File: flow/run.sh
#!/bin/bash
# the make line also repeats each setting of config.mk as NAME=value (left out here)
make -C /OpenROAD-flow-scripts/flow DESIGN_CONFIG=/design/flow/config.mk WORK_HOME=/design/flow/orfs CLKGATE_MAP_FILE= finish
File: flow/config.mk
export PLATFORM = sky130hd
export DESIGN_NAME = uart_top
export DESIGN_NICKNAME = uart_top
export VERILOG_FILES = /design/flow/design.v
export SDC_FILE = /design/flow/constraint.sdc
export NUM_CORES = 4
export LEC_CHECK = 0
export CAP_MARGIN = 20
export CORE_MARGIN = 2
export CORE_UTILIZATION = 61
export CTS_CLUSTER_DIAMETER = 267
export SLEW_MARGIN = 20
File: flow/constraint.sdc
create_clock -name core_clock -period 16.0 [get_ports {clk}]
set_input_delay 3.2000 -clock core_clock [delete_from_list [all_inputs] [get_ports {clk}]]
set_output_delay 3.2000 -clock core_clock [all_outputs]
set_load 0.01 [all_outputs]
File: flow/design.v
module uart_rx#(
	parameter CLK_FRE 	= 50,
	parameter UART_RATE = 115200
	) (
	input 				clk,    
	input 				rst_n,
	output 	 			recv_en,	
	output reg 	[ 7:0] 	recv_data,	
	input 				rx_pin 
);
parameter  RATE_CNT = (CLK_FRE * 1000_000 / UART_RATE) - 1;
reg [10:0] clk_cnt;
localparam WAIT = 2'd0, START = 2'd1, RECV = 2'd2, STOP = 2'd3;
reg [1:0] state;
assign recv_en = clk_cnt == RATE_CNT * 3 / 2;
reg [ 7:0] recv_data_r;
reg [ 2:0] recv_cnt;
always@(posedge clk)
	if(!rst_n)begin
		state 		<= WAIT;
		clk_cnt 	<= 0;
		recv_data 	<= 0;
	end
	else
	case(state)
		WAIT:
			if(!rx_pin)begin 
				recv_cnt <= 'd0;
				state <= START;
			end
		START:begin 
			if(clk_cnt == RATE_CNT / 2)begin 
				clk_cnt <= 0;
				state <= RECV;
			end
			else
				clk_cnt <= clk_cnt + 1;
		end
		RECV:begin 
			if(clk_cnt == RATE_CNT)begin 
				clk_cnt <= 0;
				recv_data_r[recv_cnt] <= rx_pin;
				recv_cnt <= recv_cnt + 1;
				state <= (recv_cnt == 7 )?STOP : RECV ;
			end
			else
				clk_cnt <= clk_cnt + 1;
		end
		STOP:begin 
			recv_data <= recv_data_r;
			if(clk_cnt == RATE_CNT * 3 / 2)begin 
				clk_cnt <= 0;
				state <= WAIT;
			end
			else 
				clk_cnt <= clk_cnt + 1;
		end
	endcase
endmodule
module uart_tx#(
	parameter CLK_FRE 	= 50,
	parameter UART_RATE = 115200
	) (
	input 				clk,    
	input 				rst_n,
	input 				send_en ,	
	output 	 			send_busy ,	
	input 		[ 7:0] 	send_data ,	
	output reg 			tx_pin
);
parameter  RATE_CNT = (CLK_FRE * 1000_000 / UART_RATE) - 1;
reg [10:0] clk_cnt;
localparam WAIT = 2'd0, START = 2'd1, SEND = 2'd2, STOP = 2'd3;
reg [1:0] state;
assign send_busy = state != WAIT;
reg [ 7:0] send_data_r;
reg [ 2:0] send_cnt;
always@(posedge clk)
	if(!rst_n)begin
		state 	<= WAIT;
		clk_cnt <= 0;
		tx_pin 	<= 1;
	end
	else
	case(state)
		WAIT:
			if(send_en)begin 
				send_data_r <= send_data;
				send_cnt <= 'd0;
				state <= START;
			end
		START:begin 
			tx_pin <= 0;
			if(clk_cnt == RATE_CNT)begin 
				clk_cnt <= 0;
				state <= SEND;
			end
			else
				clk_cnt <= clk_cnt + 1;
		end
		SEND:begin 
			tx_pin <= send_data_r[send_cnt];
			if(clk_cnt == RATE_CNT)begin 
				clk_cnt <= 0;
				send_cnt <= send_cnt + 1;
				state <= (send_cnt == 7 )?STOP : SEND ;
			end
			else
				clk_cnt <= clk_cnt + 1;
		end
		STOP:begin 
			tx_pin <= 1;
			if(clk_cnt == RATE_CNT)begin 
				clk_cnt <= 0;
				state <= WAIT;
			end
			else
				clk_cnt <= clk_cnt + 1;
		end
	endcase
endmodule
module uart_top (
	input 		clk,    
	input 		rst_n,
	input 		uart_rx,
	output		uart_tx
);
parameter CLK_FRE 		= 50;
parameter UART_RATE 	= 115200;
localparam SEND = 2'd0, WAIT = 2'd1;
reg [1:0] state;
reg  [31:0] wait_cnt;
reg  [ 7:0] send_cnt;
reg  [ 7:0] send_data;
reg  	    send_en;
wire [ 7:0] recv_data;
wire 		recv_en;
wire 		send_busy;
parameter 	ENG_NUM  = 9; 
parameter 	CHE_NUM  = 2; 
parameter 	DATA_NUM = CHE_NUM * 3 + ENG_NUM;  
wire [ DATA_NUM * 8 - 1:0] char_data = {8'hE4,8'hBD,8'hA0,8'hE5,8'hA5,8'hBD,"  World","\r\n"};
wire [ 7:0] char_byte = (send_cnt < DATA_NUM) ? char_data[ (DATA_NUM - 1 - send_cnt) * 8 +: 8] : 8'h00;
always@(posedge clk)
	if(!rst_n)begin
		state 		<= SEND;
		wait_cnt 	<= 0;
		send_cnt 	<= 0;
		send_en 	<= 'b0;
	end
	else
	case(state)
		SEND:begin  
			if(send_cnt == DATA_NUM + 1)begin 
				send_en 	<= 'b0;
				send_cnt 	<=  0;
				state 		<= WAIT;
			end
			else if(!send_busy)begin
				send_en 	<= 'b1;
				send_data 	<= char_byte;
				send_cnt 	<= send_cnt + 1;
			end
		end
		WAIT: 
			if(wait_cnt == CLK_FRE * 1000_000)begin 
				wait_cnt <= 0;
				state <= SEND;
			end
			else begin
				send_en <= recv_en;
				send_data <= recv_data;
				wait_cnt <= wait_cnt + 1;
			end
	endcase
uart_tx #(
	.CLK_FRE 	(CLK_FRE 	),
	.UART_RATE 	(UART_RATE 	)
	)uart_tx_m0(
	.clk 		(clk 		),
	.rst_n 		(rst_n 		),
	.send_en 	(send_en 	),
	.send_busy 	(send_busy 	),
	.send_data 	(send_data 	),
	.tx_pin 	(uart_tx 	)
	);
uart_rx #(
	.CLK_FRE 	(CLK_FRE 	),
	.UART_RATE 	(UART_RATE 	)
	)uart_rx_m0(
	.clk 		(clk 		),
	.rst_n 		(rst_n 		),
	.recv_en 	(recv_en 	),
	.recv_data 	(recv_data 	),
	.rx_pin 	(uart_rx 	)
	);
endmodule
==> flow_summary_export.csv, run 1 <==
group,metric,value,unit
outcome,run_status,"no timing/DRC/antenna violations",
clock_tree,htree_num_levels,3,
placed_design,place_hpwl,7060,µm
route,drtPass1Iterations,4,
final_layout,fillcell_total,709,
timing,grt_setup_unrepaired,"no",
yosys,synth-cells-yosys,594,
yosys,post_synth_ao_oa_area_fraction,0.0857,
floorplan,fp.dieH,98.9,µm
global_route,grt_usage,0.214,
timing,fin_crit,4.67,ns
setup_path,critical-path-max-stage-delay,0.58,ns
yosys,ys_sh_xor,0.0941,
floorplan,dieWidth,98.9,µm
timing,clock-skew-final,0.0119,ns
yosys,postSynthNetCount,619,
power_and_ir_drop,static-leakage-power,2.05,nW
timing,timing_max_transition_violations_final,0,
floorplan,core_area,0.00872,mm²
route,antenna-diode-count,0,
timing,period_used_share,0.292,
timing,setup-violations-final,0,
setup_path,reg2reg_from,"uart_tx_m0.clk_cnt[0]",
hold_path,timing.hold.worst_endpoint,"uart_tx_m0.send_data_r[2]",
setup_path,critical_path.n_buffers_inverters,2,
hold_path,hold_depth,0,
yosys,synth_area_per_cell,9.24,µm²
setup_path,path_class,"input pin to flop",
floorplan,die_area,0.00977,mm²
yosys,yosys-dominant-comb-family,"simple AND/OR/NAND/NOR gates",
hold_path,hold_crit_class,"flop to flop",
power_and_ir_drop,switching_share_of_power,0.296,
yosys,muxShareOfSynthArea,0.0344,
flow_run,log.warning_count,41,
clock_tree,clock_path_buffers,2,
power_and_ir_drop,power.internal,0.442,mW
power_and_ir_drop,sequentialPowerShare,0.552,
yosys,synth-edff-count,30,
placed_design,io_buffers,3,
yosys,synth-seq-cells,110,
yosys,synth-seq-area-share,0.456,
final_layout,final_util,0.661,
setup_path,timing.rr.end,"uart_tx_m0.clk_cnt[10]",
power_and_ir_drop,p_sw,0.186,mW
yosys,fa_ha_area_frac,0.0520,
yosys,synth_simple_gate_area_share,0.245,
timing,max_clk_rate,214,MHz
setup_path,r2r_cells,5,
setup_path,timing.critical_path.cells,"clkdlybuf4s50_1 -> buf_4 -> nand3_1 -> a21oi_1",
setup_path,worstSetupEndpoint,"uart_rx_m0.recv_data_r[0]",
clock_tree,cts_tree,"done",
yosys,synth_area_leader_cell,"dfxtp_1",
route,routed-via-count,4030,
power_and_ir_drop,comb_power_share,0.197,
clock_tree,cts_hold_buf,0,
global_route,antenna_found_initial,0,
clock_tree,post_cts_resize_count,0,
setup_path,timing.critical_path.slowest_stage_cell,"a21oi_1",
flow_run,cap_viol_max_count,0,
route,remaining_drc_errors,0,
setup_path,critical_path.top_delay_family,"buffers and inverters",
clock_tree,numCtsBuffers,9,
power_and_ir_drop,top_power_group,"sequential cells",
placed_design,place_congestion,0.826,
global_route,largest_net_degree_at_the_start_of_global_routing,40,
yosys,combined_area_of_all_synthesized_cells,0.00549,mm²
setup_path,setup.worst_path.end_class,"flop",
clock_tree,cts_num_sinks,110,
yosys,dominant_flop_cell,"dfxtp_1",
yosys,synth.yosys.chip_area,0.00549,mm²
yosys,ys_types,56,
route,via_per_inst,5.75,
yosys,ranking_of_synthesized_cells_by_instance_count,"dfxtp_1 (80), nor2_1 (75), nand2_1 (52), xor2_1 (42), nand3_1 (32)",
clock_tree,cts_root_buffer,"clkbuf_8",
setup_path,critPathMaxFanout,39,
global_route,grt-ovfl-total,0,
setup_path,critical_path_depth,4,
route,drt-initial-drc-count,157,
setup_path,arrival,4.69,ns
power_and_ir_drop,ir_drop,0.0000597,V
power_and_ir_drop,pwr-share-clk,0.251,
power_and_ir_drop,seq_cell_power,0.346,mW
yosys,synth_top_cell_by_count,"dfxtp_1",
final_layout,fin_nets,613,
global_route,first_global_vias,3814,
timing,max_slew_margin,0.461,
timing,tightestPinTransition,0.803,ns
floorplan,placementRows,34,
power_and_ir_drop,p_clk,0.157,mW
clock_tree,clk_transition_reported_paths,0.11,ns
setup_path,cp_launch_type,"input pin",
yosys,yosys-top-cells-area,"dfxtp_1 (29%), edfxtp_1 (16%), xor2_1 (6.7%)",
setup_path,worst_ep_required_time,16.02,ns
setup_path,rrSetupSlack,13.55,ns
clock_tree,worst_skew_pair.late_latency,0.38,ns
clock_tree,cts_setup_buffers,0,
floorplan,ios,4,
route,post_drt_wl_per_cell,14.1,µm
timing,tns,0,ns
setup_path,crit_path_start,"rst_n",
final_layout,syn_to_final_growth,5.04,%
yosys,yosysWarnings,3,
yosys,synthArstFlopShare,0,
floorplan,initial_core_util,0.629,
route,drt_wl_total,9900,µm
timing,final_hold_viol_count,0,
power_and_ir_drop,power_combinational,0.124,mW
power_and_ir_drop,cell_pwr_density,109,mW/mm²
yosys,post_synth_inst_count,594,
yosys,synthDominantCellAreaShare,0.292,
hold_path,holdCritStartpoint,"send_data[2]",
route,drt.antenna.violating_nets,0,
global_route,grt_pass1_wl,17200,µm
-- stage by stage --
stage	area, µm²	total power [mW]	std cells	setup slack, ns	hold slack (ns)
after floorplan	5490	0.445	594	11.47	0.400
after global placement	5580	0.472	685	10.95	0.403
final	5770	0.628	701	11.33	0.427
after detailed placement	5580	0.477	685	10.91	0.405
after CTS	5770	0.632	701	11.34	0.426
after global routing	5770	0.663	701	11.18	0.440
-- layer usage --
layer  GRT usage  vias up  wire [µm]  share of wire
met2       0.364       70       4780           0.48
met3      0.0433       13        348          0.035
met4      0.0822        0        139          0.014
li1            -     2072          -              -
met1       0.269     1875       4640           0.47
met5           0        -          0              0
-- final cells by class --
type                            instances  area (µm²)  area share
Clock inverter                          6        46.3     0.00803
Clock buffer                           10         138      0.0239
Multi-Input combinational cell        439        2810       0.487
Sequential cell                       110        2500       0.434
Inverter                               22        82.6      0.0143
Tap cell                              108         135      0.0234
Timing Repair Buffer                    6        52.6     0.00911
==> inputs of run 2 (changes only) <==
Settings changed: ABC_AREA set to 1, CELL_PAD_IN_SITES_DETAIL_PLACEMENT set to 0, CORE_ASPECT_RATIO set to 1.86, CORE_UTILIZATION 61 to 62, CTS_CLUSTER_DIAMETER 267 to 320, CTS_CLUSTER_SIZE set to 88, PLACE_DENSITY set to 0.37, SETUP_SLACK_MARGIN set to 1.75, SLEW_MARGIN 20 to 10, TNS_END_PERCENT set to 20.
Clock period 16.0 ns to 5.91 ns, I/O delays scaled along.
==> run 2 against run 1 <==
  * Total power rose to 3.2 times the previous value
  * Largest cell class unchanged
  * Combinational power rose to 3.7 times the previous value
  * Worst hold slack worse by 0.0024 ns
  * Sequential share of layout area down 4.3 points
  * Sequential power rose to 2.8 times the previous value
  * Sequential cell count unchanged
  * Still clean
  * Register-to-register slack worse by 10 ns
  * Via count up 24%
  * Area after synthesis up 8.8%
  * Clock power rose to 3.8 times the previous value
  * Clock skew down 0.0031 ns
  * Worst setup slack worse by 8.4 ns
==> flow_summary_export.csv, run 2 <==
group,metric,value,unit
flow_run,cap_viol_max_count,0,
power_and_ir_drop,seq_cell_power,0.958,mW
clock_tree,cts_setup_buffers,0,
setup_path,worst_ep_required_time,5.97,ns
timing,clock-skew-final,0.00887,ns
outcome,run_status,"no timing/DRC/antenna violations",
yosys,synth-seq-cells,110,
power_and_ir_drop,comb_power_share,0.229,
clock_tree,clock_path_buffers,2,
yosys,synth-edff-count,30,
clock_tree,htree_num_levels,3,
route,via_per_inst,5.47,
route,drt-initial-drc-count,247,
route,antenna-diode-count,0,
setup_path,timing.critical_path.cells,"clkdlybuf4s50_1 -> buf_4 -> inv_1 -> buf_4 -> nor3_1 -> buf_2",
final_layout,fillcell_total,806,
route,drtPass1Iterations,5,
power_and_ir_drop,power.internal,1.37,mW
hold_path,hold_depth,0,
floorplan,die_area,0.0105,mm²
clock_tree,post_cts_resize_count,0,
route,drt.antenna.violating_nets,0,
clock_tree,cts_num_sinks,110,
setup_path,path_class,"input pin to flop",
setup_path,crit_path_start,"rst_n",
setup_path,worstSetupEndpoint,"uart_rx_m0.recv_data_r[3]",
timing,fin_crit,2.95,ns
hold_path,hold_crit_class,"flop to flop",
yosys,ranking_of_synthesized_cells_by_instance_count,"nand2_1 (146), nor2_1 (117), inv_1 (86), dfxtp_1 (80), nand3_1 (49)",
yosys,synth-cells-yosys,774,
global_route,largest_net_degree_at_the_start_of_global_routing,26,
floorplan,initial_core_util,0.641,
floorplan,core_area,0.00931,mm²
floorplan,dieWidth,76.0,µm
timing,period_used_share,0.499,
setup_path,critical_path.n_buffers_inverters,5,
setup_path,setup.worst_path.end_class,"flop",
yosys,ys_sh_xor,0.0423,
timing,final_hold_viol_count,0,
global_route,grt_usage,0.254,
power_and_ir_drop,static-leakage-power,2.56,nW
power_and_ir_drop,switching_share_of_power,0.320,
floorplan,fp.dieH,138,µm
yosys,synth_simple_gate_area_share,0.333,
placed_design,io_buffers,3,
setup_path,rrSetupSlack,3.49,ns
flow_run,log.warning_count,41,
setup_path,arrival,3.01,ns
final_layout,syn_to_final_growth,7.31,%
global_route,grt_pass1_wl,21500,µm
timing,max_slew_margin,0.368,
route,post_drt_wl_per_cell,13.7,µm
yosys,yosysWarnings,3,
yosys,synth.yosys.chip_area,0.00597,mm²
yosys,fa_ha_area_frac,0.0461,
yosys,synthArstFlopShare,0,
setup_path,timing.rr.end,"send_data[3]",
timing,tns,0,ns
yosys,combined_area_of_all_synthesized_cells,0.00597,mm²
yosys,post_synth_inst_count,774,
setup_path,critical_path.top_delay_family,"buffers and inverters",
placed_design,place_congestion,1.00,
setup_path,critPathMaxFanout,25,
yosys,post_synth_ao_oa_area_fraction,0.0863,
hold_path,holdCritStartpoint,"send_data[7]",
yosys,synth_top_cell_by_count,"nand2_1",
hold_path,timing.hold.worst_endpoint,"uart_tx_m0.send_data_r[7]",
floorplan,placementRows,48,
setup_path,cp_launch_type,"input pin",
yosys,yosys-dominant-comb-family,"simple AND/OR/NAND/NOR gates",
global_route,grt-ovfl-total,0,
power_and_ir_drop,cell_pwr_density,315,mW/mm²
setup_path,path_common_cell,"buf_4",
setup_path,reg2reg_from,"send_cnt[0]",
setup_path,r2r_cells,7,
clock_tree,clk_transition_reported_paths,0.07,ns
yosys,synth-seq-area-share,0.419,
yosys,synthDominantCellAreaShare,0.268,
power_and_ir_drop,power_combinational,0.462,mW
placed_design,place_hpwl,9640,µm
route,remaining_drc_errors,0,
clock_tree,cts_root_buffer,"clkbuf_16",
timing,grt_setup_unrepaired,"no",
final_layout,fin_nets,806,
yosys,dominant_flop_cell,"dfxtp_1",
timing,tightestPinTransition,0.940,ns
clock_tree,worst_skew_pair.late_latency,0.35,ns
placed_design,place_inst,894,
global_route,first_global_vias,4982,
power_and_ir_drop,p_clk,0.600,mW
setup_path,critical_path_depth,6,
yosys,ys_types,50,
floorplan,ios,4,
timing,max_clk_rate,339,MHz
yosys,yosys-top-cells-area,"dfxtp_1 (27%), edfxtp_1 (15%), nand2_1 (9.2%)",
yosys,muxShareOfSynthArea,0.00168,
yosys,postSynthNetCount,799,
global_route,antenna_found_initial,0,
clock_tree,cts_hold_buf,0,
clock_tree,cts_tree,"done",
power_and_ir_drop,sequentialPowerShare,0.474,
yosys,synth_area_leader_cell,"dfxtp_1",
power_and_ir_drop,p_sw,0.647,mW
timing,setup-violations-final,0,
route,routed-via-count,4983,
setup_path,critical-path-max-stage-delay,0.45,ns
yosys,synth_area_per_cell,7.71,µm²
power_and_ir_drop,top_power_group,"sequential cells",
power_and_ir_drop,ir_drop,0.000205,V
final_layout,stdcell_count,911,
power_and_ir_drop,pwr-share-clk,0.297,
route,drt_wl_total,12500,µm
clock_tree,numCtsBuffers,9,
setup_path,timing.critical_path.slowest_stage_cell,"clkdlybuf4s50_1",
timing,timing_max_transition_violations_final,0,
run 2: per-layer routing:
metal	vias to the layer above	wire, µm	GRT usage
met5	-	0	0
met4	0	598	0.156
met3	44	336	0.0288
met2	110	6780	0.488
met1	2290	4760	0.261
li1	2539	-	-
run 2: area by class of cell:
cell class / instances / area [µm²] / area share
Multi-Input combinational cell: 556 / 3040 / 0.475
Sequential cell: 110 / 2500 / 0.391
Inverter: 98 / 368 / 0.0574
Clock buffer: 10 / 230 / 0.0359
Tap cell: 125 / 156 / 0.0244
Clock inverter: 6 / 60.1 / 0.00937
Timing Repair Buffer: 6 / 50.0 / 0.00781
run 2: through the flow:
step / hold slack [ns] / area, µm² / setup slack (ns) / utilization / total power, mW
finish: 0.425 / 6410 / 2.96 / 0.688 / 2.02
CTS: 0.425 / 6400 / 2.61 / 0.688 / 2.03
floorplan: 0.400 / 5970 / 3.42 / - / 1.32
global placement: 0.403 / 6110 / 2.31 / 0.657 / 1.42
global route: 0.447 / 6410 / 2.81 / 0.688 / 2.13
detailed placement: 0.405 / 6110 / 2.24 / 0.657 / 1.43
==> inputs of run 3 (changes only) <==
Settings changed: ABC_AREA 1 to not set, CELL_PAD_IN_SITES_DETAIL_PLACEMENT 0 to not set, CORE_ASPECT_RATIO 1.86 to not set, CORE_UTILIZATION 62 to 40, CTS_CLUSTER_DIAMETER 320 to not set, CTS_CLUSTER_SIZE 88 to not set, PLACE_DENSITY 0.37 to not set, SETUP_SLACK_MARGIN 1.75 to not set, SLEW_MARGIN 10 to 20, TNS_END_PERCENT 20 to not set.
==> run 3 against run 2 <==
  * Highest routed layer unchanged
  * Largest cell class unchanged
  * Global-route usage decreased by 11 points
  * Total power decreased by 7.2%
  * Die area increased by 40%
==> flow_summary_export.csv, run 3 <==
group,metric,value,unit
outcome,run_status,"no timing/DRC/antenna violations",
setup_path,critical-path-max-stage-delay,0.59,ns
floorplan,dieWidth,121,µm
clock_tree,cts_tree,"done",
final_layout,ff_latch_area,0.00250,mm²
flow_run,log.warning_count,39,
final_layout,final_area,0.00597,mm²
power_and_ir_drop,top_power_group,"sequential cells",
timing,max_clk_rate,370,MHz
yosys,postSynthNetCount,619,
clock_tree,clock_path_buffers,2,
power_and_ir_drop,ir_drop,0.000137,V
hold_path,holdCritStartpoint,"send_data[0]",
clock_tree,cts_setup_buffers,0,
power_and_ir_drop,cell_pwr_density,314,mW/mm²
global_route,grt_pass1_wl,17200,µm
clock_tree,clk_transition_reported_paths,0.07,ns
yosys,synthArstFlopShare,0,
setup_path,crit_path_start,"rst_n",
setup_path,timing.critical_path.cells,"clkdlybuf4s50_1 -> buf_4 -> nand3_1 -> a21oi_1",
yosys,muxShareOfSynthArea,0.0344,
yosys,synth-seq-area-share,0.456,
route,post_drt_wl_per_cell,12.7,µm
yosys,post_synth_inst_count,594,
power_and_ir_drop,p_clk,0.603,mW
route,drtPass1Iterations,4,
timing,tns,0,ns
power_and_ir_drop,switching_share_of_power,0.267,
setup_path,worst_ep_required_time,5.90,ns
flow_run,cap_viol_max_count,0,
timing,grt_setup_unrepaired,"no",
final_layout,fin_nets,613,
route,remaining_drc_errors,0,
yosys,ys_types,56,
placed_design,place_hpwl,6950,µm
yosys,combined_area_of_all_synthesized_cells,0.00549,mm²
hold_path,timing.hold.worst_endpoint,"uart_tx_m0.send_data_r[0]",
placed_design,post_dp_cell_area,0.00567,mm²
setup_path,timing.rr.end,"uart_tx_m0.clk_cnt[9]",
final_layout,logic_area,0.00281,mm²
route,drt_wl_total,9760,µm
setup_path,reg2reg_from,"uart_tx_m0.clk_cnt[0]",
timing,max_slew_margin,0.486,
timing,period_used_share,0.457,
yosys,synth-edff-count,30,
setup_path,worstSetupEndpoint,"uart_rx_m0.recv_data_r[2]",
final_layout,stdcell_count,769,
power_and_ir_drop,seq_cell_power,0.937,mW
final_layout,fillcell_total,1331,
timing,timing_max_transition_violations_final,0,
clock_tree,cts_num_sinks,110,
route,antenna-diode-count,0,
timing,clock-skew-final,0.00812,ns
global_route,grt_usage,0.144,
route,via_per_inst,5.20,
timing,tightestPinTransition,0.766,ns
floorplan,placementRows,42,
yosys,yosys-dominant-comb-family,"simple AND/OR/NAND/NOR gates",
power_and_ir_drop,power_combinational,0.335,mW
setup_path,arrival,2.69,ns
yosys,synthDominantCellAreaShare,0.292,
floorplan,fp.dieH,121,µm
timing,final_hold_viol_count,0,
clock_tree,cts_hold_buf,0,
setup_path,cp_launch_type,"input pin",
floorplan,ios,4,
floorplan,die_area,0.0147,mm²
route,routed-via-count,4002,
clock_tree,worst_skew_pair.late_latency,0.35,ns
timing,setup-violations-final,0,
setup_path,critical_path.top_delay_family,"buffers and inverters",
global_route,largest_net_degree_at_the_start_of_global_routing,40,
power_and_ir_drop,static-leakage-power,2.11,nW
placed_design,io_buffers,3,
yosys,post_synth_ao_oa_area_fraction,0.0857,
setup_path,path_class,"input pin to flop",
route,drt.antenna.violating_nets,0,
global_route,grt-ovfl-total,0,
yosys,fa_ha_area_frac,0.0520,
placed_design,place_inst,753,
power_and_ir_drop,pwr-share-clk,0.322,
clock_tree,post_cts_resize_count,0,
final_layout,syn_to_final_growth,8.84,%
placed_design,place_congestion,0.820,
yosys,dominant_flop_cell,"dfxtp_1",
yosys,synth.yosys.chip_area,0.00549,mm²
power_and_ir_drop,sequentialPowerShare,0.500,
setup_path,timing.critical_path.slowest_stage_cell,"a21oi_1",
clock_tree,cts_root_buffer,"clkbuf_16",
setup_path,critical_path.n_buffers_inverters,2,
setup_path,setup.worst_path.end_class,"flop",
power_and_ir_drop,power.internal,1.37,mW
yosys,synth-seq-cells,110,
clock_tree,numCtsBuffers,9,
yosys,ys_sh_xor,0.0941,
setup_path,critPathMaxFanout,39,
setup_path,rrSetupSlack,3.48,ns
yosys,synth_simple_gate_area_share,0.245,
route,drt-initial-drc-count,201,
global_route,first_global_vias,3713,
yosys,ranking_of_synthesized_cells_by_instance_count,"dfxtp_1 (80), nor2_1 (75), nand2_1 (52), xor2_1 (42), nand3_1 (32)",
yosys,yosys-top-cells-area,"dfxtp_1 (29%), edfxtp_1 (16%), xor2_1 (6.7%)",
yosys,synth_top_cell_by_count,"dfxtp_1",
yosys,synth_area_per_cell,9.24,µm²
global_route,antenna_found_initial,0,
clock_tree,htree_num_levels,3,
hold_path,hold_depth,0,
setup_path,critical_path_depth,4,
yosys,yosysWarnings,3,
power_and_ir_drop,comb_power_share,0.179,
hold_path,hold_crit_class,"flop to flop",
power_and_ir_drop,p_sw,0.500,mW
floorplan,initial_core_util,0.411,
yosys,synth_area_leader_cell,"dfxtp_1",
yosys,synth-cells-yosys,594,
floorplan,core_area,0.0133,mm²
timing,fin_crit,2.70,ns
setup_path,r2r_cells,5,
==> run 3: metal layers <==
metal  wire length [µm]  GRT usage  vias to the layer above
met3                340     0.0456                        8
li1                   -          -                     2065
met2               4440      0.227                       52
met5                  0          0                        -
met1               4870      0.188                     1877
met4                112     0.0445                        0
==> run 3: final cells by class <==
| cell class | instances | share of cell area |
|---|---|---|
| Sequential cell | 110 | 0.419 |
| Clock inverter | 2 | 0.00209 |
| Multi-Input combinational cell | 439 | 0.470 |
| Inverter | 22 | 0.0138 |
| Timing Repair Buffer | 6 | 0.00880 |
| Clock buffer | 14 | 0.0494 |
| Tap cell | 176 | 0.0369 |
==> run 3: stage by stage <==
stage          setup slack (ns)  power [mW]   util  hold WS, ns
2_1_floorplan              3.40        1.21      -        0.400
4_1_cts                    3.20        1.90  0.448        0.410
5_1_grt                    3.11        1.99  0.448        0.427
3_3_place_gp               2.91        1.28  0.425        0.407
3_5_place_dp               2.81        1.29  0.425        0.405
6_report                   3.21        1.87  0.448        0.412
==> inputs of run 4 (changes only) <==
Settings changed: CORE_UTILIZATION 40 to 68, CTS_CLUSTER_DIAMETER set to 267, CTS_CLUSTER_SIZE set to 36.
Clock period 5.91 ns to 13.6 ns, I/O delays scaled along.
==> run 4 against run 3 <==
  * Area after synthesis unchanged
  * Non-clock buffer count unchanged
  * Register-to-register slack improved by 7.7 ns
  * Combinational power decreased by 56%
  * Sequential cell count unchanged
  * Sequential share of layout area increased by 1.5 points
  * Largest power group unchanged
  * Cell area decreased by 3.6%
  * Synthesized cell count unchanged
  * Still clean
  * Via count increased by 2.9%
  * Global-route usage increased by 9.6 points
  * Worst setup slack improved by 6.2 ns
==> flow_summary_export.csv, run 4 <==
group,metric,value,unit
floorplan,core_area,0.00777,mm²
final_layout,final_area,0.00576,mm²
setup_path,r2r_cells,5,
timing,setup-violations-final,0,
outcome,run_status,"no timing/DRC/antenna violations",
yosys,synth_simple_gate_area_share,0.245,
yosys,ys_types,56,
power_and_ir_drop,ir_drop,0.0000796,V
global_route,largest_net_degree_at_the_start_of_global_routing,40,
timing,timing_max_transition_violations_final,0,
clock_tree,clk_transition_reported_paths,0.10,ns
clock_tree,cts_root_buffer,"clkbuf_8",
placed_design,place_congestion,0.828,
power_and_ir_drop,comb_power_share,0.196,
clock_tree,cts_tree,"done",
yosys,ys_sh_xor,0.0941,
yosys,combined_area_of_all_synthesized_cells,0.00549,mm²
power_and_ir_drop,cell_pwr_density,130,mW/mm²
floorplan,fp.dieH,93.8,µm
power_and_ir_drop,switching_share_of_power,0.288,
floorplan,dieWidth,93.8,µm
global_route,grt_usage,0.239,
yosys,synthDominantCellAreaShare,0.292,
placed_design,place_hpwl,7250,µm
floorplan,ios,4,
setup_path,cp_launch_type,"input pin",
timing,fin_crit,4.23,ns
yosys,ranking_of_synthesized_cells_by_instance_count,"dfxtp_1 (80), nor2_1 (75), nand2_1 (52), xor2_1 (42), nand3_1 (32)",
setup_path,reg2reg_from,"uart_tx_m0.clk_cnt[0]",
power_and_ir_drop,pwr-share-clk,0.257,
timing,hold_ws,0.428,ns
hold_path,hold_crit_class,"flop to flop",
yosys,synth-seq-cells,110,
setup_path,timing.critical_path.slowest_stage_cell,"a21oi_1",
yosys,yosys-dominant-comb-family,"simple AND/OR/NAND/NOR gates",
timing,period_used_share,0.311,
yosys,yosysWarnings,3,
yosys,synth-seq-area-share,0.456,
power_and_ir_drop,power_combinational,0.146,mW
final_layout,fin_nets,613,
timing,final_hold_viol_count,0,
yosys,muxShareOfSynthArea,0.0344,
route,post_drt_wl_per_cell,14.5,µm
setup_path,worstSetupEndpoint,"uart_rx_m0.recv_data_r[7]",
setup_path,rrSetupSlack,11.20,ns
flow_run,log.warning_count,41,
power_and_ir_drop,p_clk,0.192,mW
route,routed-via-count,4118,
setup_path,critical_path_depth,4,
route,via_per_inst,5.93,
yosys,synth-cells-yosys,594,
placed_design,io_buffers,3,
yosys,post_synth_inst_count,594,
yosys,synthArstFlopShare,0,
route,drt-initial-drc-count,190,
yosys,post_synth_ao_oa_area_fraction,0.0857,
hold_path,holdCritStartpoint,"send_data[3]",
route,drt.antenna.violating_nets,0,
yosys,synth-edff-count,30,
yosys,synth_top_cell_by_count,"dfxtp_1",
clock_tree,htree_num_levels,3,
timing,clock-skew-final,0.0119,ns
timing,tightestPinTransition,0.764,ns
placed_design,place_inst,679,
setup_path,worst_ep_required_time,13.61,ns
clock_tree,cts_setup_buffers,0,
route,drtPass1Iterations,4,
timing,max_clk_rate,236,MHz
flow_run,cap_viol_max_count,0,
clock_tree,clock_path_buffers,2,
setup_path,critical_path.n_buffers_inverters,2,
clock_tree,cts_num_sinks,110,
power_and_ir_drop,static-leakage-power,2.05,nW
route,drt_wl_total,10100,µm
power_and_ir_drop,top_power_group,"sequential cells",
power_and_ir_drop,power.internal,0.532,mW
global_route,grt_pass1_wl,17200,µm
global_route,antenna_found_initial,0,
hold_path,timing.hold.worst_endpoint,"uart_tx_m0.send_data_r[3]",
power_and_ir_drop,seq_cell_power,0.408,mW
final_layout,syn_to_final_growth,4.97,%
yosys,synth_area_leader_cell,"dfxtp_1",
setup_path,path_class,"input pin to flop",
clock_tree,numCtsBuffers,9,
hold_path,hold_depth,0,
setup_path,timing.critical_path.cells,"clkdlybuf4s50_1 -> buf_4 -> nand3_1 -> a21oi_1",
yosys,synth.yosys.chip_area,0.00549,mm²
floorplan,placementRows,32,
final_layout,stdcell_count,695,
setup_path,critical_path.top_delay_family,"buffers and inverters",
yosys,fa_ha_area_frac,0.0520,
route,antenna-diode-count,0,
yosys,synth_area_per_cell,9.24,µm²
setup_path,crit_path_start,"rst_n",
route,remaining_drc_errors,0,
yosys,yosys-top-cells-area,"dfxtp_1 (29%), edfxtp_1 (16%), xor2_1 (6.7%)",
timing,max_slew_margin,0.490,
power_and_ir_drop,sequentialPowerShare,0.547,
clock_tree,cts_hold_buf,0,
power_and_ir_drop,p_sw,0.215,mW
floorplan,initial_core_util,0.707,
setup_path,arrival,4.24,ns
setup_path,critical-path-max-stage-delay,0.62,ns
yosys,postSynthNetCount,619,
setup_path,critPathMaxFanout,39,
global_route,grt-ovfl-total,0,
clock_tree,post_cts_resize_count,0,
timing,grt_setup_unrepaired,"no",
setup_path,timing.rr.end,"uart_tx_m0.clk_cnt[7]",
yosys,dominant_flop_cell,"dfxtp_1",
timing,tns,0,ns
setup_path,setup.worst_path.end_class,"flop",
global_route,first_global_vias,3939,
clock_tree,worst_skew_pair.late_latency,0.37,ns
floorplan,die_area,0.00881,mm²
placed_design,post_dp_cell_area,0.00557,mm²
==> run 4: area by class of cell <==
class / instances / area (µm²)
Tap cell: 102 / 128
Clock buffer: 10 / 128
Inverter: 22 / 82.6
Timing Repair Buffer: 6 / 52.6
Multi-Input combinational cell: 439 / 2810
Fill cell: 587 / 2010
Sequential cell: 110 / 2500
Clock inverter: 6 / 60.1
==> run 4: layer usage <==
metal	vias to the layer above	wire, µm	GRT usage
li1	2066	-	-
met1	1982	4660	0.297
met2	59	5010	0.429
met3	11	286	0.0514
met4	0	101	0.0507
met5	-	0	0
==> run 4: metrics by stage <==
stage	power, mW	util	setup WS (ns)
floorplan	0.524	-	9.55
global placement	0.553	0.718	9.06
detailed placement	0.561	0.718	8.97
CTS	0.750	0.742	9.37
global route	0.784	0.742	9.25
finish	0.747	0.742	9.37
==> inputs of run 5 (changes only) <==
Settings changed: CAP_MARGIN 20 to 5, CELL_PAD_IN_SITES_DETAIL_PLACEMENT set to 0, CORE_ASPECT_RATIO set to 0.57, CORE_UTILIZATION 68 to 71, CTS_CLUSTER_DIAMETER 267 to 320, CTS_CLUSTER_SIZE 36 to 40, SETUP_SLACK_MARGIN set to 0.27, TNS_END_PERCENT set to 80.
Clock period 13.6 ns to 4.74 ns, I/O delays scaled along.
==> run 5 against run 4 <==
  * Still clean
  * Clock skew down 0.0032 ns
  * Utilization grew 3.1 points
  * Count of clock-buffer cells in the layout fell by 1
  * Die area decreased by 3.7%
  * Routed wire length grew 12%
  * Sequential share of layout area down 0.65 points
  * Total power rose to 3.1 times the previous value
  * Worst hold slack got worse by 0.0071 ns
  * Combinational power went up to 3.1 times the previous value
  * Sequential power rose to 2.9 times the previous value
  * Global-route usage up 3.9 points
  * Clock power rose to 3.5 times the previous value
==> flow_summary_export.csv, run 5 <==
group,metric,value,unit
clock_tree,htree_num_levels,3,
floorplan,core_area,0.00757,mm²
timing,period_used_share,0.561,
global_route,grt_pass1_wl,18700,µm
clock_tree,worst_skew_pair.late_latency,0.35,ns
setup_path,rrSetupSlack,2.20,ns
yosys,synth_simple_gate_area_share,0.245,
clock_tree,cts_num_sinks,110,
setup_path,critical_path.n_buffers_inverters,2,
timing,final_hold_viol_count,0,
placed_design,post_dp_cell_area,0.00558,mm²
power_and_ir_drop,p_sw,0.671,mW
setup_path,timing.rr.end,"send_data[5]",
clock_tree,clk_transition_reported_paths,0.07,ns
power_and_ir_drop,sequentialPowerShare,0.511,
timing,tns,0,ns
clock_tree,numCtsBuffers,9,
yosys,postSynthNetCount,619,
yosys,ys_sh_xor,0.0941,
outcome,run_status,"no timing/DRC/antenna violations",
flow_run,log.warning_count,41,
yosys,yosys-dominant-comb-family,"simple AND/OR/NAND/NOR gates",
yosys,fa_ha_area_frac,0.0520,
hold_path,hold_crit_class,"flop to flop",
floorplan,ios,4,
final_layout,ff_latch_area,0.00250,mm²
power_and_ir_drop,p_clk,0.679,mW
setup_path,timing.critical_path.cells,"clkdlybuf4s50_1 -> buf_4 -> nand3_1 -> a21oi_1",
timing,tightestPinTransition,0.844,ns
global_route,largest_net_degree_at_the_start_of_global_routing,33,
power_and_ir_drop,ir_drop,0.000258,V
setup_path,critical_path.top_delay_family,"buffers and inverters",
hold_path,hold_depth,0,
power_and_ir_drop,top_power_group,"sequential cells",
yosys,synthArstFlopShare,0,
timing,grt_setup_unrepaired,"no",
setup_path,cp_launch_type,"input pin",
route,drt_wl_total,11200,µm
setup_path,reg2reg_from,"send_cnt[0]",
yosys,synth_top_cell_by_count,"dfxtp_1",
hold_path,holdCritStartpoint,"send_data[3]",
power_and_ir_drop,pwr-share-clk,0.294,
global_route,antenna_found_initial,0,
setup_path,path_class,"input pin to flop",
power_and_ir_drop,comb_power_share,0.195,
timing,fin_crit,2.66,ns
placed_design,place_congestion,0.914,
route,antenna-diode-count,0,
power_and_ir_drop,seq_cell_power,1.18,mW
route,via_per_inst,6.04,
global_route,grt-ovfl-total,0,
setup_path,arrival,2.63,ns
global_route,grt_usage,0.279,
yosys,synth_area_leader_cell,"dfxtp_1",
placed_design,place_hpwl,8110,µm
final_layout,fillcell_total,527,
floorplan,die_area,0.00848,mm²
final_layout,fin_nets,614,
yosys,synth-cells-yosys,594,
yosys,synth-seq-area-share,0.456,
setup_path,timing.critical_path.slowest_stage_cell,"clkdlybuf4s50_1",
yosys,muxShareOfSynthArea,0.0344,
route,post_drt_wl_per_cell,16.1,µm
setup_path,critical-path-max-stage-delay,0.71,ns
yosys,post_synth_ao_oa_area_fraction,0.0857,
power_and_ir_drop,static-leakage-power,2.10,nW
final_layout,final_area,0.00585,mm²
floorplan,placementRows,24,
floorplan,dieWidth,120,µm
setup_path,critical_path_depth,4,
setup_path,setup.worst_path.end_class,"flop",
yosys,combined_area_of_all_synthesized_cells,0.00549,mm²
final_layout,final_util,0.773,
timing,clock-skew-final,0.00872,ns
yosys,dominant_flop_cell,"dfxtp_1",
setup_path,worst_ep_required_time,4.71,ns
clock_tree,cts_hold_buf,0,
clock_tree,clock_path_buffers,2,
route,routed-via-count,4215,
placed_design,io_buffers,3,
yosys,yosys-top-cells-area,"dfxtp_1 (29%), edfxtp_1 (16%), xor2_1 (6.7%)",
power_and_ir_drop,power_combinational,0.450,mW
yosys,synth-edff-count,30,
setup_path,worstSetupEndpoint,"uart_rx_m0.recv_data_r[0]",
clock_tree,post_cts_resize_count,0,
clock_tree,cts_tree,"done",
route,drtPass1Iterations,5,
power_and_ir_drop,cell_pwr_density,395,mW/mm²
yosys,synthDominantCellAreaShare,0.292,
yosys,synth.yosys.chip_area,0.00549,mm²
timing,timing_max_transition_violations_final,0,
yosys,yosysWarnings,3,
route,remaining_drc_errors,0,
floorplan,fp.dieH,70.4,µm
yosys,synth-seq-cells,110,
route,drt.antenna.violating_nets,0,
yosys,synth_area_per_cell,9.24,µm²
clock_tree,cts_setup_buffers,0,
setup_path,critPathMaxFanout,17,
yosys,post_synth_inst_count,594,
power_and_ir_drop,totalPowerFinal,2.31,mW
setup_path,crit_path_start,"rst_n",
power_and_ir_drop,power.internal,1.64,mW
flow_run,cap_viol_max_count,0,
floorplan,initial_core_util,0.725,
global_route,first_global_vias,3770,
hold_path,timing.hold.worst_endpoint,"uart_tx_m0.send_data_r[3]",
timing,max_clk_rate,376,MHz
yosys,ys_types,56,
power_and_ir_drop,switching_share_of_power,0.291,
route,drt-initial-drc-count,386,
timing,max_slew_margin,0.433,
final_layout,syn_to_final_growth,6.56,%
yosys,ranking_of_synthesized_cells_by_instance_count,"dfxtp_1 (80), nor2_1 (75), nand2_1 (52), xor2_1 (42), nand3_1 (32)",
setup_path,r2r_cells,6,
timing,setup-violations-final,0,
clock_tree,cts_root_buffer,"clkbuf_16",
final_layout,logic_area,0.00281,mm²
## run 5: cell type report
class                      count  share of cell area
multi-input combinational    439               0.480
sequential                   110               0.428
clock buffer                   9              0.0385
tap                          104              0.0222
inverter                      22              0.0141
timing repair buffer           7              0.0103
clock inverter                 7             0.00684
## run 5: layer usage
metal | up-vias | global-route usage | wire (µm)
met2 | 180 | 0.372 | 4490
met3 | 13 | 0.0833 | 1070
met1 | 1952 | 0.441 | 5580
met5 | - | 0 | 0
li1 | 2070 | - | -
met4 | 0 | 0.0556 | 113
## run 5: metrics by stage
step / std cells / hold slack [ns] / setup WS [ns]
6_report: 698 / 0.421 / 2.08
5_1_grt: 698 / 0.437 / 1.97
4_1_cts: 698 / 0.422 / 2.07
3_5_place_dp: 682 / 0.405 / 1.72
3_3_place_gp: 682 / 0.408 / 1.80
2_1_floorplan: 594 / 0.400 / 2.46
==> inputs of run 6 (changes only) <==
Settings changed: ABC_AREA set to 0, CAP_MARGIN 5 to 0, CELL_PAD_IN_SITES_DETAIL_PLACEMENT 0 to not set, CORE_ASPECT_RATIO 0.57 to 1.44, CORE_UTILIZATION 71 to 65, CTS_CLUSTER_DIAMETER 320 to not set, CTS_CLUSTER_SIZE 40 to not set, GPL_ROUTABILITY_DRIVEN set to 0, PLACE_DENSITY_LB_ADDON set to 0.02, SETUP_SLACK_MARGIN 0.27 to not set, TNS_END_PERCENT 80 to not set.
Clock period 4.74 ns to 8.37 ns, I/O delays scaled along.
==> run 6 against run 5 <==
  * Synthesized cell count stayed put
  * Area after synthesis is the same
  * Critical path depth stayed put
  * Utilization down 6.3 points
  * Count of clock-buffer cells in the layout is 1 higher
  * Sequential share of layout area shrank 0.091 points
  * Largest power group unchanged
==> flow_summary_export.csv, run 6 <==
group,metric,value,unit
clock_tree,worst_skew_pair.late_latency,0.34,ns
timing,max_clk_rate,315,MHz
power_and_ir_drop,comb_power_share,0.184,
global_route,grt_usage,0.238,
setup_path,critical_path_depth,4,
timing,period_used_share,0.379,
power_and_ir_drop,seq_cell_power,0.663,mW
clock_tree,cts_root_buffer,"clkbuf_16",
clock_tree,clk_transition_reported_paths,0.07,ns
setup_path,critical_path.top_delay_family,"buffers and inverters",
yosys,yosys-dominant-comb-family,"simple AND/OR/NAND/NOR gates",
global_route,grt.met1_usage,0.266,
global_route,grt_pass1_wl,17500,µm
power_and_ir_drop,static-leakage-power,2.10,nW
route,post_drt_wl_per_cell,14.5,µm
final_layout,syn_to_final_growth,6.79,%
floorplan,initial_core_util,0.665,
global_route,busiest_layer,"met2",
power_and_ir_drop,top_power_group,"sequential cells",
setup_path,path_class,"input pin to flop",
yosys,synth-seq-area-share,0.456,
global_route,antenna_found_initial,0,
yosys,synth.yosys.chip_area,0.00549,mm²
clock_tree,clock_path_buffers,2,
setup_path,critPathMaxFanout,39,
setup_path,timing.rr.end,"uart_tx_m0.clk_cnt[2]",
power_and_ir_drop,cell_pwr_density,223,mW/mm²
hold_path,holdCritStartpoint,"send_data[4]",
yosys,muxShareOfSynthArea,0.0344,
yosys,yosys-top-cells-area,"dfxtp_1 (29%), edfxtp_1 (16%), xor2_1 (6.7%)",
setup_path,critical-path-max-stage-delay,0.58,ns
setup_path,timing.critical_path.cells,"clkdlybuf4s50_1 -> buf_4 -> nand3_1 -> a21oi_1",
setup_path,arrival,3.15,ns
flow_run,cap_viol_max_count,0,
yosys,synth_area_per_cell,9.24,µm²
flow_run,log.warning_count,39,
clock_tree,cts_setup_buffers,0,
floorplan,fp.dieH,114,µm
yosys,combined_area_of_all_synthesized_cells,0.00549,mm²
yosys,synth-cells-yosys,594,
yosys,synth-seq-cells,110,
route,drtPass1Iterations,4,
hold_path,hold_depth,0,
power_and_ir_drop,power.internal,0.939,mW
setup_path,worst_ep_required_time,8.35,ns
setup_path,setup.worst_path.end_class,"flop",
setup_path,r2r_cells,5,
floorplan,die_area,0.00921,mm²
power_and_ir_drop,sequentialPowerShare,0.508,
power_and_ir_drop,p_clk,0.402,mW
setup_path,crit_path_start,"rst_n",
clock_tree,post_cts_resize_count,0,
floorplan,placementRows,40,
yosys,dominant_flop_cell,"dfxtp_1",
final_layout,fin_nets,613,
floorplan,core_area,0.00826,mm²
timing,max_slew_margin,0.499,
timing,timing_max_transition_violations_final,0,
global_route,met2_usage_grt,0.448,
clock_tree,cts_tree,"done",
setup_path,reg2reg_from,"uart_tx_m0.clk_cnt[0]",
route,drt-initial-drc-count,210,
yosys,ys_sh_xor,0.0941,
yosys,yosysWarnings,3,
power_and_ir_drop,ir_drop,0.000153,V
hold_path,hold_crit_class,"flop to flop",
timing,fin_crit,3.17,ns
timing,tightestPinTransition,0.746,ns
power_and_ir_drop,power_combinational,0.240,mW
global_route,largest_net_degree_at_the_start_of_global_routing,40,
clock_tree,numCtsBuffers,9,
timing,final_hold_viol_count,0,
power_and_ir_drop,switching_share_of_power,0.281,
timing,setup-violations-final,0,
yosys,synth_top_cell_by_count,"dfxtp_1",
route,remaining_drc_errors,0,
route,antenna-diode-count,0,
floorplan,dieWidth,80.6,µm
yosys,post_synth_inst_count,594,
yosys,synth_area_leader_cell,"dfxtp_1",
final_layout,fillcell_total,666,
route,drt.antenna.violating_nets,0,
setup_path,rrSetupSlack,5.95,ns
clock_tree,cts_num_sinks,110,
yosys,synth_simple_gate_area_share,0.245,
clock_tree,htree_num_levels,3,
final_layout,final_util,0.710,
floorplan,ios,4,
yosys,ys_types,56,
global_route,grt-ovfl-total,0,
yosys,synthDominantCellAreaShare,0.292,
route,routed-via-count,4083,
setup_path,worstSetupEndpoint,"uart_rx_m0.recv_data_r[3]",
route,via_per_inst,5.85,
placed_design,place_hpwl,7310,µm
power_and_ir_drop,pwr-share-clk,0.308,
yosys,ranking_of_synthesized_cells_by_instance_count,"dfxtp_1 (80), nor2_1 (75), nand2_1 (52), xor2_1 (42), nand3_1 (32)",
timing,grt_setup_unrepaired,"no",
placed_design,io_buffers,3,
route,drt_wl_total,10100,µm
timing,tns,0,ns
timing,hold_ws,0.420,ns
hold_path,timing.hold.worst_endpoint,"uart_tx_m0.send_data_r[4]",
timing,clock-skew-final,0.00792,ns
global_route,first_global_vias,3897,
yosys,synth-edff-count,30,
yosys,post_synth_ao_oa_area_fraction,0.0857,
outcome,run_status,"no timing/DRC/antenna violations",
global_route,grt.met3_usage,0.0465,
yosys,fa_ha_area_frac,0.0520,
setup_path,timing.critical_path.slowest_stage_cell,"a21oi_1",
clock_tree,cts_hold_buf,0,
yosys,synthArstFlopShare,0,
setup_path,cp_launch_type,"input pin",
power_and_ir_drop,p_sw,0.366,mW
setup_path,critical_path.n_buffers_inverters,2,
yosys,postSynthNetCount,619,
==> run 6: final cells by class <==
cell class / count / area, µm² / area share
well taps: 105 / 131 / 0.0224
multi-input cells: 439 / 2810 / 0.479
clock inverters: 6 / 45.0 / 0.00768
clock buffers: 10 / 239 / 0.0408
flip-flops and latches: 110 / 2500 / 0.427
inverters: 22 / 82.6 / 0.0141
repair buffers: 6 / 52.6 / 0.00896
==> run 6: metrics by stage <==
stage / instances / worst slack (ns) / instance area [µm²] / power, mW
floorplan: 594 / 5.37 / 5490 / 0.851
global route: 698 / 5.05 / 5860 / 1.38
global placement: 682 / 4.85 / 5580 / 0.902
detailed placement: 682 / 4.81 / 5580 / 0.915
finish: 698 / 5.20 / 5860 / 1.31
CTS: 698 / 5.17 / 5860 / 1.32
==> run 6: routing by layer <==
metal,up-vias,share of wire
met4,0,0.016
met3,16,0.022
met2,66,0.55
li1,2066,-
met1,1935,0.42
met5,-,0
==> inputs of run 7 (changes only) <==
Settings changed: ABC_AREA 0 to not set, CAP_MARGIN 0 to 20, CELL_PAD_IN_SITES_DETAIL_PLACEMENT set to 0, CORE_ASPECT_RATIO 1.44 to 0.9, CORE_UTILIZATION 65 to 72, CTS_CLUSTER_DIAMETER set to 346, CTS_CLUSTER_SIZE set to 20, GPL_ROUTABILITY_DRIVEN 0 to not set, HOLD_SLACK_MARGIN set to 0.28, PLACE_DENSITY_LB_ADDON 0.02 to 0.0, SETUP_SLACK_MARGIN set to 0.93, TNS_END_PERCENT set to 80.
Clock period 8.37 ns to 3.12 ns, I/O delays scaled along.
==> run 7 against run 6 <==
  * Sequential cell count is the same
  * Clock skew grew 0.0050 ns
  * Largest cell class unchanged
  * Still clean
  * Largest power group unchanged
  * Register-to-register slack lost 4.9 ns
  * Combinational power grew to 2.7 times the previous value
  * Cell count shrank 0.57%
  * Synthesized cell count is the same
==> flow_summary_export.csv, run 7 <==
group,metric,value,unit
outcome,run_status,"no timing/DRC/antenna violations",
route,drt.antenna.violating_nets,0,
timing,tightestPinTransition,0.786,ns
route,via_per_inst,5.89,
yosys,synth-seq-cells,110,
yosys,synth-seq-area-share,0.456,
hold_path,timing.hold.worst_endpoint,"uart_tx_m0.send_data_r[7]",
setup_path,arrival,2.17,ns
placed_design,place_congestion,0.859,
yosys,synth_top_cell_by_count,"dfxtp_1",
hold_path,holdCritStartpoint,"send_data[7]",
clock_tree,numCtsBuffers,9,
clock_tree,cts_num_sinks,110,
global_route,met2_usage_grt,0.378,
setup_path,r2r_cells,7,
timing,max_clk_rate,482,MHz
global_route,busiest_layer,"met2",
timing,period_used_share,0.665,
floorplan,placementRows,30,
setup_path,path_class,"flop to flop",
yosys,ys_sh_xor,0.0941,
yosys,fa_ha_area_frac,0.0520,
setup_path,worstSetupEndpoint,"send_data[4]",
clock_tree,cts_hold_buf,0,
setup_path,reg2reg_from,"wait_cnt[0]",
yosys,dominant_flop_cell,"dfxtp_1",
timing,timing_max_transition_violations_final,0,
setup_path,critical-path-max-stage-delay,0.39,ns
power_and_ir_drop,seq_cell_power,1.78,mW
route,drt_wl_total,9640,µm
setup_path,critical_path.n_buffers_inverters,1,
clock_tree,clock_path_buffers,2,
floorplan,fp.dieH,86.8,µm
floorplan,initial_core_util,0.735,
clock_tree,worst_skew_pair.late_latency,0.35,ns
power_and_ir_drop,p_clk,0.748,mW
yosys,yosysWarnings,3,
route,antenna-diode-count,0,
timing,clock-skew-final,0.0129,ns
yosys,ys_types,56,
power_and_ir_drop,p_sw,0.898,mW
setup_path,timing.critical_path.slowest_stage_cell,"or3_4",
route,drtPass1Iterations,5,
yosys,synth_area_per_cell,9.24,µm²
clock_tree,clk_transition_reported_paths,0.09,ns
setup_path,rrSetupSlack,1.05,ns
floorplan,die_area,0.00834,mm²
placed_design,io_buffers,3,
timing,setup_slack,1.05,ns
yosys,synthArstFlopShare,0,
yosys,synth.yosys.chip_area,0.00549,mm²
setup_path,critPathMaxFanout,8,
global_route,grt.met3_usage,0.0539,
global_route,largest_net_degree_at_the_start_of_global_routing,33,
floorplan,ios,4,
power_and_ir_drop,top_power_group,"sequential cells",
power_and_ir_drop,totalPowerFinal,3.18,mW
route,drt-initial-drc-count,247,
timing,max_slew_margin,0.472,
timing,fin_crit,2.07,ns
placed_design,preCtsSetupSlack,0.673,ns
clock_tree,cts_tree,"done",
yosys,synth-edff-count,30,
clock_tree,cts_root_buffer,"clkbuf_8",
yosys,ranking_of_synthesized_cells_by_instance_count,"dfxtp_1 (80), nor2_1 (75), nand2_1 (52), xor2_1 (42), nand3_1 (32)",
clock_tree,htree_num_levels,3,
global_route,grt_pass1_wl,16100,µm
final_layout,syn_to_final_growth,5.95,%
setup_path,cp_launch_type,"flop",
power_and_ir_drop,power_combinational,0.655,mW
yosys,synth_simple_gate_area_share,0.245,
hold_path,hold_depth,0,
timing,final_hold_viol_count,0,
timing,grt_setup_unrepaired,"yes",
setup_path,critical_path.top_delay_family,"simple AND/OR/NAND/NOR gates",
yosys,synthDominantCellAreaShare,0.292,
floorplan,dieWidth,96.0,µm
flow_run,log.warning_count,41,
setup_path,timing.critical_path.cells,"inv_1 -> ha_1 -> nor4bb_1 -> nand3_1 -> or3_4 -> o21ai_2 -> nor2_2",
yosys,postSynthNetCount,619,
setup_path,worst_ep_required_time,3.21,ns
power_and_ir_drop,cell_pwr_density,547,mW/mm²
setup_path,crit_path_start,"wait_cnt[0]",
route,routed-via-count,4086,
setup_path,setup.worst_path.end_class,"flop",
setup_path,timing.rr.end,"send_data[4]",
power_and_ir_drop,static-leakage-power,2.08,nW
power_and_ir_drop,ir_drop,0.000364,V
placed_design,place_hpwl,7010,µm
timing,setup-violations-final,0,
global_route,grt_usage,0.241,
power_and_ir_drop,sequentialPowerShare,0.559,
yosys,synth-cells-yosys,594,
power_and_ir_drop,switching_share_of_power,0.282,
yosys,muxShareOfSynthArea,0.0344,
yosys,synth_area_leader_cell,"dfxtp_1",
timing,tns,0,ns
power_and_ir_drop,pwr-share-clk,0.235,
yosys,combined_area_of_all_synthesized_cells,0.00549,mm²
final_layout,fin_nets,619,
power_and_ir_drop,comb_power_share,0.206,
yosys,post_synth_inst_count,594,
global_route,grt-ovfl-total,0,
route,post_drt_wl_per_cell,13.9,µm
global_route,antenna_found_initial,0,
yosys,yosys-top-cells-area,"dfxtp_1 (29%), edfxtp_1 (16%), xor2_1 (6.7%)",
power_and_ir_drop,power.internal,2.28,mW
global_route,grt.met1_usage,0.341,
setup_path,critical_path_depth,7,
floorplan,core_area,0.00747,mm²
global_route,first_global_vias,3592,
route,remaining_drc_errors,0,
hold_path,hold_crit_class,"flop to flop",
yosys,post_synth_ao_oa_area_fraction,0.0857,
yosys,yosys-dominant-comb-family,"simple AND/OR/NAND/NOR gates",
flow_run,cap_viol_max_count,0,
run 7: layer usage:
layer,vias up,wire length [µm]
met5,-,0
met4,0,95
met3,10,425
met2,94,4430
met1,1900,4680
li1,2082,-
run 7: area by class of cell:
cell class	count	area, µm²
Clock buffer	12	150
Clock inverter	3	21.3
Fill cell	513	1650
Inverter	22	82.6
Multi-Input combinational cell	439	2830
Sequential cell	110	2510
Tap cell	96	120
Timing Repair Buffer	12	110
run 7: per-stage QoR:
step	std cells	hold WS [ns]	cell area, µm²	util
global route	694	0.425	5820	0.779
global placement	676	0.406	5590	0.748
finish	694	0.412	5820	0.779
floorplan	594	0.400	5490	-
detailed placement	676	0.405	5590	0.748
CTS	691	0.413	5770	0.772
run 7: repair_timing:
action	4_1_cts	5_1_grt
endpoints found under the setup margin	23	66
gates resized	2	9
gates cloned	0	0
setup buffers	0	3
pin swaps	0	2
==> inputs of run 8 (changes only) <==
Settings changed: ABC_AREA set to 1, CELL_PAD_IN_SITES_DETAIL_PLACEMENT 0 to not set, CELL_PAD_IN_SITES_GLOBAL_PLACEMENT set to 3, CORE_ASPECT_RATIO 0.9 to 0.55, CORE_MARGIN 2 to 5, CORE_UTILIZATION 72 to 40, CTS_CLUSTER_DIAMETER 346 to not set, CTS_CLUSTER_SIZE 20 to not set, GPL_ROUTABILITY_DRIVEN set to 0, HOLD_SLACK_MARGIN 0.28 to 0.04, PLACE_DENSITY_LB_ADDON 0.0 to not set, SETUP_SLACK_MARGIN 0.93 to 4.64, SLEW_MARGIN 20 to 35, TNS_END_PERCENT 80 to not set.
Clock period 3.12 ns to 20.0 ns, I/O delays scaled along.
==> run 8 against run 7 <==
  * Critical path depth down 2
  * Cell count up 41%
  * Worst setup slack better by 13 ns
  * Synthesized cell count up 30%
  * Critical endpoint is now uart_rx_m0.recv_data_r[4]
  * Largest power group unchanged
==> flow_summary_export.csv, run 8 <==
group,metric,value,unit
outcome,run_status,"no timing/DRC/antenna violations",
route,remaining_drc_errors,0,
floorplan,initial_core_util,0.404,
yosys,post_synth_inst_count,774,
yosys,synthArstFlopShare,0,
route,drt.antenna.violating_nets,0,
global_route,largest_net_degree_at_the_start_of_global_routing,28,
floorplan,dieWidth,175,µm
setup_path,r2r_cells,6,
timing,fin_crit,5.85,ns
yosys,synth_area_per_cell,7.71,µm²
setup_path,crit_path_start,"rst_n",
timing,hold_ws,0.438,ns
yosys,synth-cells-yosys,774,
yosys,dominant_flop_cell,"dfxtp_1",
power_and_ir_drop,p_sw,0.209,mW
yosys,post_synth_ao_oa_area_fraction,0.0863,
global_route,grt-ovfl-total,0,
final_layout,final_area,0.00653,mm²
setup_path,rrSetupSlack,17.68,ns
floorplan,ios,4,
timing,clock-skew-final,0.0124,ns
floorplan,die_area,0.0176,mm²
route,routed-via-count,4927,
setup_path,critical-path-max-stage-delay,0.60,ns
timing,final_hold_viol_count,0,
setup_path,setup.worst_path.end_class,"flop",
timing,max_clk_rate,171,MHz
yosys,yosysWarnings,3,
setup_path,path_common_cell,"buf_4",
timing,grt_setup_unrepaired,"no",
floorplan,fp.dieH,101,µm
route,post_drt_wl_per_cell,15.5,µm
hold_path,hold_depth,0,
setup_path,timing.rr.end,"uart_rx_m0.recv_data_r[1]",
power_and_ir_drop,static-leakage-power,2.56,nW
placed_design,place_inst,961,
setup_path,timing.critical_path.cells,"clkdlybuf4s50_1 -> buf_4 -> inv_1 -> buf_4 -> nor3_2",
yosys,synth-seq-cells,110,
route,drt-initial-drc-count,379,
yosys,synth-seq-area-share,0.419,
power_and_ir_drop,sequentialPowerShare,0.456,
route,antenna-diode-count,0,
power_and_ir_drop,cell_pwr_density,96.3,mW/mm²
power_and_ir_drop,power.internal,0.419,mW
clock_tree,cts_hold_buf,0,
final_layout,stdcell_count,977,
placed_design,post_dp_cell_area,0.00620,mm²
setup_path,critical_path.top_delay_family,"buffers and inverters",
flow_run,cap_viol_max_count,0,
setup_path,path_class,"input pin to flop",
setup_path,critical_path_depth,5,
floorplan,core_area,0.0148,mm²
setup_path,worst_ep_required_time,19.98,ns
global_route,grt_usage,0.178,
final_layout,final_util,0.442,
power_and_ir_drop,seq_cell_power,0.286,mW
timing,tns,0,ns
setup_path,worstSetupEndpoint,"uart_rx_m0.recv_data_r[4]",
flow_run,log.warning_count,41,
yosys,muxShareOfSynthArea,0.00168,
setup_path,timing.critical_path.slowest_stage_cell,"nor3_2",
power_and_ir_drop,comb_power_share,0.237,
hold_path,holdCritStartpoint,"send_data[5]",
yosys,ys_types,50,
setup_path,arrival,5.83,ns
setup_path,reg2reg_from,"uart_rx_m0.recv_cnt[0]",
placed_design,place_hpwl,11800,µm
global_route,grt_pass1_wl,24500,µm
clock_tree,clk_transition_reported_paths,0.07,ns
route,drt_wl_total,15100,µm
global_route,antenna_found_initial,0,
yosys,ys_sh_xor,0.0423,
timing,timing_max_transition_violations_final,0,
timing,setup-violations-final,0,
power_and_ir_drop,ir_drop,0.0000495,V
power_and_ir_drop,pwr-share-clk,0.307,
clock_tree,worst_skew_pair.late_latency,0.35,ns
setup_path,cp_launch_type,"input pin",
clock_tree,cts_root_buffer,"clkbuf_16",
power_and_ir_drop,switching_share_of_power,0.333,
route,via_per_inst,5.04,
clock_tree,numCtsBuffers,9,
final_layout,syn_to_final_growth,9.30,%
hold_path,timing.hold.worst_endpoint,"uart_tx_m0.send_data_r[5]",
clock_tree,clock_path_buffers,2,
timing,period_used_share,0.293,
hold_path,hold_crit_class,"flop to flop",
floorplan,placementRows,33,
yosys,synth.yosys.chip_area,0.00597,mm²
yosys,postSynthNetCount,799,
yosys,synth_top_cell_by_count,"nand2_1",
power_and_ir_drop,top_power_group,"sequential cells",
final_layout,fin_nets,805,
yosys,synthDominantCellAreaShare,0.268,
yosys,fa_ha_area_frac,0.0461,
power_and_ir_drop,p_clk,0.193,mW
setup_path,critical_path.n_buffers_inverters,4,
timing,tightestPinTransition,0.691,ns
yosys,synth_area_leader_cell,"dfxtp_1",
clock_tree,htree_num_levels,3,
route,drtPass1Iterations,5,
clock_tree,cts_setup_buffers,0,
yosys,synth_simple_gate_area_share,0.333,
clock_tree,cts_tree,"done",
yosys,yosys-dominant-comb-family,"simple AND/OR/NAND/NOR gates",
timing,max_slew_margin,0.536,
global_route,first_global_vias,4394,
yosys,yosys-top-cells-area,"dfxtp_1 (27%), edfxtp_1 (15%), nand2_1 (9.2%)",
yosys,combined_area_of_all_synthesized_cells,0.00597,mm²
clock_tree,post_cts_resize_count,0,
yosys,synth-edff-count,30,
setup_path,critPathMaxFanout,27,
yosys,ranking_of_synthesized_cells_by_instance_count,"nand2_1 (146), nor2_1 (117), inv_1 (86), dfxtp_1 (80), nand3_1 (49)",
clock_tree,cts_num_sinks,110,
placed_design,io_buffers,3,
power_and_ir_drop,power_combinational,0.149,mW
[run 8: cell type report]
class | count | area [µm²]
inverters | 98 | 368
clock inverters | 5 | 81.3
well taps | 192 | 240
fillers | 1487 | 8260
clock buffers | 11 | 233
repair buffers | 5 | 45.0
multi-input cells | 556 | 3060
flip-flops and latches | 110 | 2500
[run 8: per-layer routing]
layer / share of wire / GRT usage / up-vias
li1: - / - / 2544
met1: 0.63 / 0.320 / 2283
met2: 0.32 / 0.204 / 94
met3: 0.045 / 0.0345 / 6
met4: 0.0046 / 0.0290 / 0
met5: 0 / 0 / -
[run 8: through the flow]
| step | setup slack (ns) | power (mW) |
|---|---|---|
| finish | 14.15 | 0.628 |
| floorplan | 14.70 | 0.391 |
| detailed placement | 13.79 | 0.437 |
| global placement | 13.60 | 0.437 |
| CTS | 14.15 | 0.632 |
| global route | 14.00 | 0.667 |
Power is estimated from default activity; no workload was simulated.
